==> 05-10: inputs <==
## top
module top(
	input clk,
	input rst,
	input valid,
	input dir,
	input signed [31:0] n,
	output [31:0] zeroCount,
	output signed [31:0] xOut
);
make LEC_CHECK=0 ABC_AREA=1 CAP_MARGIN=20 CORE_MARGIN=2 CORE_UTILIZATION=71 CTS_CLUSTER_DIAMETER=195 CTS_CLUSTER_SIZE=31 HOLD_SLACK_MARGIN=-0.1 SETUP_SLACK_MARGIN=-0.3 SLEW_MARGIN=20 finish   # period 27.6 ns
run.sh (not shown) runs the stock make flow with config.mk's settings and CLKGATE_MAP_FILE=.
==> 10-26 (differences from 05-10) <==
==> flow/config.mk (replaced) <==
export PLATFORM = sky130hd
export DESIGN_NAME = top
export DESIGN_NICKNAME = top
export VERILOG_FILES = /design/flow/design.v
export SDC_FILE = /design/flow/constraint.sdc
export NUM_CORES = 4
export LEC_CHECK = 0
export ABC_AREA = 0
export CAP_MARGIN = 20
export CELL_PAD_IN_SITES_GLOBAL_PLACEMENT = 0
export CORE_ASPECT_RATIO = 0.5
export CORE_MARGIN = 2
export CORE_UTILIZATION = 62
export CTS_CLUSTER_DIAMETER = 391
export CTS_CLUSTER_SIZE = 98
export SETUP_SLACK_MARGIN = -1.65
export SLEW_MARGIN = 20
==> flow/constraint.sdc (replaced) <==
create_clock -name core_clock -period 34.0 [get_ports {clk}]
set_input_delay 6.8000 -clock core_clock [delete_from_list [all_inputs] [get_ports {clk}]]
set_output_delay 6.8000 -clock core_clock [all_outputs]
set_load 0.01 [all_outputs]
==> 07-02 (differences from 05-10) <==
--- a/flow/config.mk
+++ b/flow/config.mk
@@ -9,8 +9,5 @@
 export CAP_MARGIN = 20
 export CORE_MARGIN = 2
-export CORE_UTILIZATION = 71
-export CTS_CLUSTER_DIAMETER = 195
-export CTS_CLUSTER_SIZE = 31
-export HOLD_SLACK_MARGIN = -0.1
-export SETUP_SLACK_MARGIN = -0.3
+export CORE_UTILIZATION = 72
 export SLEW_MARGIN = 20
+export TNS_END_PERCENT = 10
==> flow/constraint.sdc (replaced) <==
create_clock -name core_clock -period 14.9 [get_ports {clk}]
set_input_delay 2.9800 -clock core_clock [delete_from_list [all_inputs] [get_ports {clk}]]
set_output_delay 2.9800 -clock core_clock [all_outputs]
set_load 0.01 [all_outputs]
==> 09-23 (differences from 05-10) <==
==> flow/config.mk (replaced) <==
export PLATFORM = sky130hd
export DESIGN_NAME = top
export DESIGN_NICKNAME = top
export VERILOG_FILES = /design/flow/design.v
export SDC_FILE = /design/flow/constraint.sdc
export NUM_CORES = 4
export LEC_CHECK = 0
export CAP_MARGIN = 20
export CORE_MARGIN = 2
export CORE_UTILIZATION = 58
export SETUP_SLACK_MARGIN = -0.3
export SLEW_MARGIN = 20
==> flow/constraint.sdc (replaced) <==
create_clock -name core_clock -period 18.1 [get_ports {clk}]
set_input_delay 3.6200 -clock core_clock [delete_from_list [all_inputs] [get_ports {clk}]]
set_output_delay 3.6200 -clock core_clock [all_outputs]
set_load 0.01 [all_outputs]
==> notes <==
09-23 never finished: it broke off in global routing. 05-10 finished clean. 07-02 aborted during clock tree synthesis, error DPL-0038. 10-26 passed the timing, DRC and antenna checks. Against 05-10, the sequential share of layout area of 10-26 is lower by 0.43 points. In clock-buffer cell count, 10-26 and 05-10 do not differ. Against 10-26, the clock skew of 05-10 is higher by 0.0027 ns. Between 10-26 and 05-10, the lower first-iteration DRC count is in 05-10 (gap about 60%, measured against 05-10). Flip-flop count is the same in 05-10 and 10-26.


==> run P: inputs <==
top again, from the RTL that the note above started with.
make LEC_CHECK=0 CAP_MARGIN=20 CORE_MARGIN=9 CORE_UTILIZATION=59 CTS_CLUSTER_SIZE=100 GPL_ROUTABILITY_DRIVEN=0 HOLD_SLACK_MARGIN=0.27 SETUP_SLACK_MARGIN=-2.0 SLEW_MARGIN=20 TNS_END_PERCENT=15 finish   # period 34.0 ns
==> inputs of run Z, as changes to run P <==
==> flow/config.mk (replaced) <==
export PLATFORM = sky130hd
export DESIGN_NAME = top
export DESIGN_NICKNAME = top
export VERILOG_FILES = /design/flow/design.v
export SDC_FILE = /design/flow/constraint.sdc
export NUM_CORES = 4
export LEC_CHECK = 0
export CAP_MARGIN = 20
export CORE_MARGIN = 2
export CORE_UTILIZATION = 50
export SETUP_SLACK_MARGIN = -0.3
export SLEW_MARGIN = 20
==> flow/constraint.sdc (replaced) <==
create_clock -name core_clock -period 18.1 [get_ports {clk}]
set_input_delay 3.6200 -clock core_clock [delete_from_list [all_inputs] [get_ports {clk}]]
set_output_delay 3.6200 -clock core_clock [all_outputs]
set_load 0.01 [all_outputs]
==> flow_summary_export.csv <==
group,metric,value,unit
sta,setup_ws,-6.479,ns
status,status,"finished with violations",
sta,finalSetupViolCount,62,
status,so.violations,"setup timing",
[end of results for run Z]
==> flow_summary_export.csv <==
group,metric,value,unit
status,status,"timing/DRC/antenna clean",
sta,setup_ws,0.7651,ns
setup_path,timing.critical_path.buf_inv,2,
sta,finalSetupViolCount,0,
[end of results for run P]


==> run a <==
==> flow/design.v <==
`timescale 1ns/1ps
module top(
	input clk,
	input rst,
	input valid,
	input dir,
	input signed [31:0] n,
	output [31:0] zeroCount,
	output signed [31:0] xOut
);
	reg signed [31:0] xReg;
	wire signed [31:0] xNext;
	always @(posedge clk or posedge rst)begin
		if(rst) xReg<=32'sd50;
		else if(valid) xReg<=xNext;
	end
	assign xOut=xReg;
	wire signed[31:0] signedN;
	assign signedN=dir? n: -n;
	wire signed [31:0] addOut;
	wire signed [31:0] modOut;
	wire signed [31:0] normOut;
	wire zeroHit;
	adder uAdd(.a(xReg), .b(signedN), .sum(addOut));
	modulo uMod(.in(addOut), .out(modOut));
	normalize uNorm(.in(modOut), .out(normOut));
	comparator uCmp(.in(normOut), .zero(zeroHit));
	assign xNext=normOut;
	counter uCnt(
		.clk(clk),
		.rst(rst),
		.inc(valid&zeroHit),
		.count(zeroCount)
	);
endmodule
module adder(
	input signed [31:0] a,
	input signed [31:0] b,
	output signed [31:0] sum
);
	assign sum=a+b;
endmodule
module modulo(
	input signed [31:0] in,
	output signed [31:0] out
);
	assign out=in%100;
endmodule
module normalize(
	input signed [31:0] in,
	output signed [31:0] out
);
	assign out=(in<0)? (in+100): in;
endmodule
module comparator(
	input signed [31:0] in,
	output zero
);
	assign zero = (in==0);
endmodule
module counter(
	input clk,
	input rst,
	input inc,
	output reg [31:0] count
);
	always @(posedge clk or posedge rst)begin
		if(rst) count<=32'd0;
		else if(inc) count<=count+1;
	end
endmodule
==> flow/run.sh <==
#!/bin/bash
# the make line also repeats each setting of config.mk as NAME=value (left out here)
make -C /OpenROAD-flow-scripts/flow DESIGN_CONFIG=/design/flow/config.mk WORK_HOME=/design/flow/orfs CLKGATE_MAP_FILE= finish
==> flow/config.mk <==
export PLATFORM = sky130hd
export DESIGN_NAME = top
export DESIGN_NICKNAME = top
export VERILOG_FILES = /design/flow/design.v
export SDC_FILE = /design/flow/constraint.sdc
export NUM_CORES = 4
export LEC_CHECK = 0
export ABC_AREA = 0
export CAP_MARGIN = 20
export CELL_PAD_IN_SITES_DETAIL_PLACEMENT = 1
export CELL_PAD_IN_SITES_GLOBAL_PLACEMENT = 1
export CORE_ASPECT_RATIO = 1.84
export CORE_MARGIN = 8
export CORE_UTILIZATION = 20
export CTS_CLUSTER_DIAMETER = 330
export CTS_CLUSTER_SIZE = 37
export GPL_ROUTABILITY_DRIVEN = 0
export GPL_TIMING_DRIVEN = 0
export HOLD_SLACK_MARGIN = 0.16
export MAX_ROUTING_LAYER = met5
export MIN_ROUTING_LAYER = met2
export PLACE_DENSITY = 0.41
export SLEW_MARGIN = 15
export TNS_END_PERCENT = 100
==> flow/constraint.sdc <==
create_clock -name core_clock -period 48.4 [get_ports {clk}]
set_input_delay 9.6800 -clock core_clock [delete_from_list [all_inputs] [get_ports {clk}]]
set_output_delay 9.6800 -clock core_clock [all_outputs]
set_load 0.01 [all_outputs]
==> inputs of run b, as changes to run a <==
- ABC_AREA: 0 -> not set
- CAP_MARGIN: 20 -> 25
- CELL_PAD_IN_SITES_DETAIL_PLACEMENT: 1 -> not set
- CELL_PAD_IN_SITES_GLOBAL_PLACEMENT: 1 -> not set
- CORE_ASPECT_RATIO: 1.84 -> 0.94
- CORE_MARGIN: 8 -> 2
- CORE_UTILIZATION: 20 -> 40
- CTS_CLUSTER_DIAMETER: 330 -> 43
- CTS_CLUSTER_SIZE: 37 -> not set
- GPL_ROUTABILITY_DRIVEN: 0 -> not set
- HOLD_SLACK_MARGIN: 0.16 -> not set
- MAX_ROUTING_LAYER: met5 -> met4
- PLACE_DENSITY: 0.41 -> not set
- SLEW_MARGIN: 15 -> 35
- TNS_END_PERCENT: 100 -> 65
==> flow/constraint.sdc (replaced) <==
create_clock -name core_clock -period 34.0 [get_ports {clk}]
set_input_delay 6.8000 -clock core_clock [delete_from_list [all_inputs] [get_ports {clk}]]
set_output_delay 6.8000 -clock core_clock [all_outputs]
set_load 0.01 [all_outputs]
==> qor summary <==
item                                                                        run b                      run a
Post-route clock skew                                                     7.83 ps                    7.64 ps
Met2 layer usage reported by global route                                   0.456                      0.348
Capturing instance or port of the critical path                    uCnt.count[18]                    xReg[9]
Worst rel slew slack                                                        0.373                      0.259
Sum of met3 wire segment lengths after detailed routing                  19400 µm                   22500 µm
Worst EP required                                                        34200 ps                   48590 ps
Pre-CTS setup slack                                                       2210 ps                   11400 ps
Number of global-route vias before repair                                   20900                      22600
Slowest CP cell                                            sky130_fd_sc_hd__or4_1  sky130_fd_sc_hd__clkbuf_1
Die area                                                                35600 µm²                  77200 µm²
Status                                                   timing/DRC/antenna clean   timing/DRC/antenna clean
Logic area                                                              11600 µm²                  11500 µm²
Clock insertion delay at the later pin of the skew report                  340 ps                     350 ps


==> v6 <==
RTL: the design.v shown in full above, as it stands there.
clock: 22.4 ns
lec_check: 0
abc_area: 1
cap_margin: 15
cell_pad_in_sites_detail_placement: 2
core_aspect_ratio: 1.53
core_margin: 2
core_utilization: 48
cts_cluster_size: 84
gpl_timing_driven: 0
hold_slack_margin: 0.29
max_routing_layer: met4
setup_slack_margin: 5.0
slew_margin: 40
==> v14 (differences from v6) <==
==> flow/config.mk (replaced) <==
export PLATFORM = sky130hd
export DESIGN_NAME = top
export DESIGN_NICKNAME = top
export VERILOG_FILES = /design/flow/design.v
export SDC_FILE = /design/flow/constraint.sdc
export NUM_CORES = 4
export LEC_CHECK = 0
export CAP_MARGIN = 20
export CORE_MARGIN = 2
export CORE_UTILIZATION = 40
export SLEW_MARGIN = 20
==> flow/constraint.sdc (replaced) <==
create_clock -name core_clock -period 34.0 [get_ports {clk}]
set_input_delay 6.8000 -clock core_clock [delete_from_list [all_inputs] [get_ports {clk}]]
set_output_delay 6.8000 -clock core_clock [all_outputs]
set_load 0.01 [all_outputs]
==> v4 (differences from v6) <==
==> flow/config.mk (replaced) <==
export PLATFORM = sky130hd
export DESIGN_NAME = top
export DESIGN_NICKNAME = top
export VERILOG_FILES = /design/flow/design.v
export SDC_FILE = /design/flow/constraint.sdc
export NUM_CORES = 4
export LEC_CHECK = 0
export ABC_AREA = 1
export CAP_MARGIN = 0
export CORE_ASPECT_RATIO = 1.46
export CORE_MARGIN = 2
export CORE_UTILIZATION = 72
export CTS_CLUSTER_SIZE = 10
export SLEW_MARGIN = 30
export TNS_END_PERCENT = 10
==> flow/constraint.sdc (replaced) <==
create_clock -name core_clock -period 14.9 [get_ports {clk}]
set_input_delay 2.9800 -clock core_clock [delete_from_list [all_inputs] [get_ports {clk}]]
set_output_delay 2.9800 -clock core_clock [all_outputs]
set_load 0.01 [all_outputs]
==> results.yml <==
# implementation run metrics
run_status:
  status: "stopped before the end"
  haltStage: "clock tree synthesis (4_1_cts)"
  firstError: "[ERROR DPL-0038] Utilization greater than 100%, impossible to legalize"
synth:
  ys_seq_frac: 0.1226
  yosys.cell_types.count: 60
placed_design:
  gp_congestion: 0.9618
  io_buffers: 99
floorplanning:
  die-height_um: 167.0
[end of results for v4]
==> results.yml <==
# yosys + openroad results
run_status:
  status: "complete, no violations"
floorplanning:
  die-height_um: 188.6
cells_and_area:
  ff_count: 64
timing:
  post-route-min-period_ns: 31.99
synth:
  ys_seq_frac: 0.1177
[end of results for v14]
==> results.yml <==
# implementation run metrics
synth:
  yosys.cell_types.count: 60
run_status:
  status: "stopped before the end"
  firstError: "[ERROR DPL-0033] detailed placement checks failed during check placement."
  haltStage: "detailed placement (3_5_place_dp)"
placed_design:
  gp_congestion: 0.9466
floorplanning:
  die-height_um: 208.3
[end of results for v6]


==> v26 <==
// top: RTL as listed in full above, without the edits since
make LEC_CHECK=0 ABC_AREA=1 CAP_MARGIN=20 CORE_MARGIN=2 CORE_UTILIZATION=69 CTS_CLUSTER_DIAMETER=229 HOLD_SLACK_MARGIN=-0.1 MAX_ROUTING_LAYER=met4 PLACE_DENSITY=0.62 SLEW_MARGIN=20 TNS_END_PERCENT=5 finish   # period 19.8 ns
==> v2 (differences from v26) <==
- ABC_AREA: 1 -> not set
- CORE_UTILIZATION: 69 -> 59
- CTS_CLUSTER_DIAMETER: 229 -> not set
- CTS_CLUSTER_SIZE: not set -> 100
- HOLD_SLACK_MARGIN: -0.1 -> not set
- MAX_ROUTING_LAYER: met4 -> not set
- PLACE_DENSITY: 0.62 -> not set
- SETUP_SLACK_MARGIN: not set -> -2.0
- TNS_END_PERCENT: 5 -> not set
==> flow/constraint.sdc (replaced) <==
create_clock -name core_clock -period 34.0 [get_ports {clk}]
set_input_delay 6.8000 -clock core_clock [delete_from_list [all_inputs] [get_ports {clk}]]
set_output_delay 6.8000 -clock core_clock [all_outputs]
set_load 0.01 [all_outputs]
==> v31 (differences from v26) <==
- ABC_AREA: 1 -> not set
- CORE_UTILIZATION: 69 -> 66
- CTS_CLUSTER_DIAMETER: 229 -> not set
- CTS_CLUSTER_SIZE: not set -> 38
- HOLD_SLACK_MARGIN: -0.1 -> 0.3
- MAX_ROUTING_LAYER: met4 -> not set
- PLACE_DENSITY: 0.62 -> not set
- TNS_END_PERCENT: 5 -> not set
==> flow/constraint.sdc (replaced) <==
create_clock -name core_clock -period 22.7 [get_ports {clk}]
set_input_delay 4.5400 -clock core_clock [delete_from_list [all_inputs] [get_ports {clk}]]
set_output_delay 4.5400 -clock core_clock [all_outputs]
set_load 0.01 [all_outputs]
==> comparison table <==
metric	v31	v26	v2
Xor+xnor area frac	0.113	0.0695	0.113
Part of the Yosys area used for sequential elements	0.118	0.123	0.118
TritonCTS sink count	-	64	64
Count of hold buffers inserted by post-cts repair	-	0	0
HPWL after DPL	53300 um	28700 um	30300 um
Mean instance size in the synthesized netlist	7.88 sq um	6.18 sq um	7.88 sq um
Initial core utilization	0.674	0.702	0.602
Result of the run	stopped before the end	stopped before the end	timing/DRC/antenna clean
Failing step	clock tree synthesis (4_1_cts)	global routing (5_1_grt)	-
Cell area after technology mapping	0.0136 sq mm	0.0131 sq mm	0.0136 sq mm
H-tree level count	-	3	3
Net count entering floorplan	1806	2194	1806
Number of library cell types mapped by synthesis	141	60	141
Cell taking the most area after synthesis	sky130_fd_sc_hd__dfrtp_1	sky130_fd_sc_hd__nand2_1	sky130_fd_sc_hd__dfrtp_1
Fa+ha+maj area frac	0.0433	0.0388	0.0433
Synth top area share	0.112	0.165	0.112
Number of setup buffers added after CTS	-	22	0
Gate count after technology mapping	1730	2118	1730
Post-detailed-placement cell area	0.0197 sq mm	0.0156 sq mm	0.0148 sq mm
Number of gates given a new drive strength after cts	-	113	0
Cell with the most instances after synthesis	sky130_fd_sc_hd__nor2_1	sky130_fd_sc_hd__nand2_1	sky130_fd_sc_hd__nor2_1
Number of buffers on the longest clock path	-	2	2
CTS buffer count	-	9	9
Buffer cell driving the clock tree root	-	sky130_fd_sc_hd__clkbuf_16	sky130_fd_sc_hd__clkbuf_16
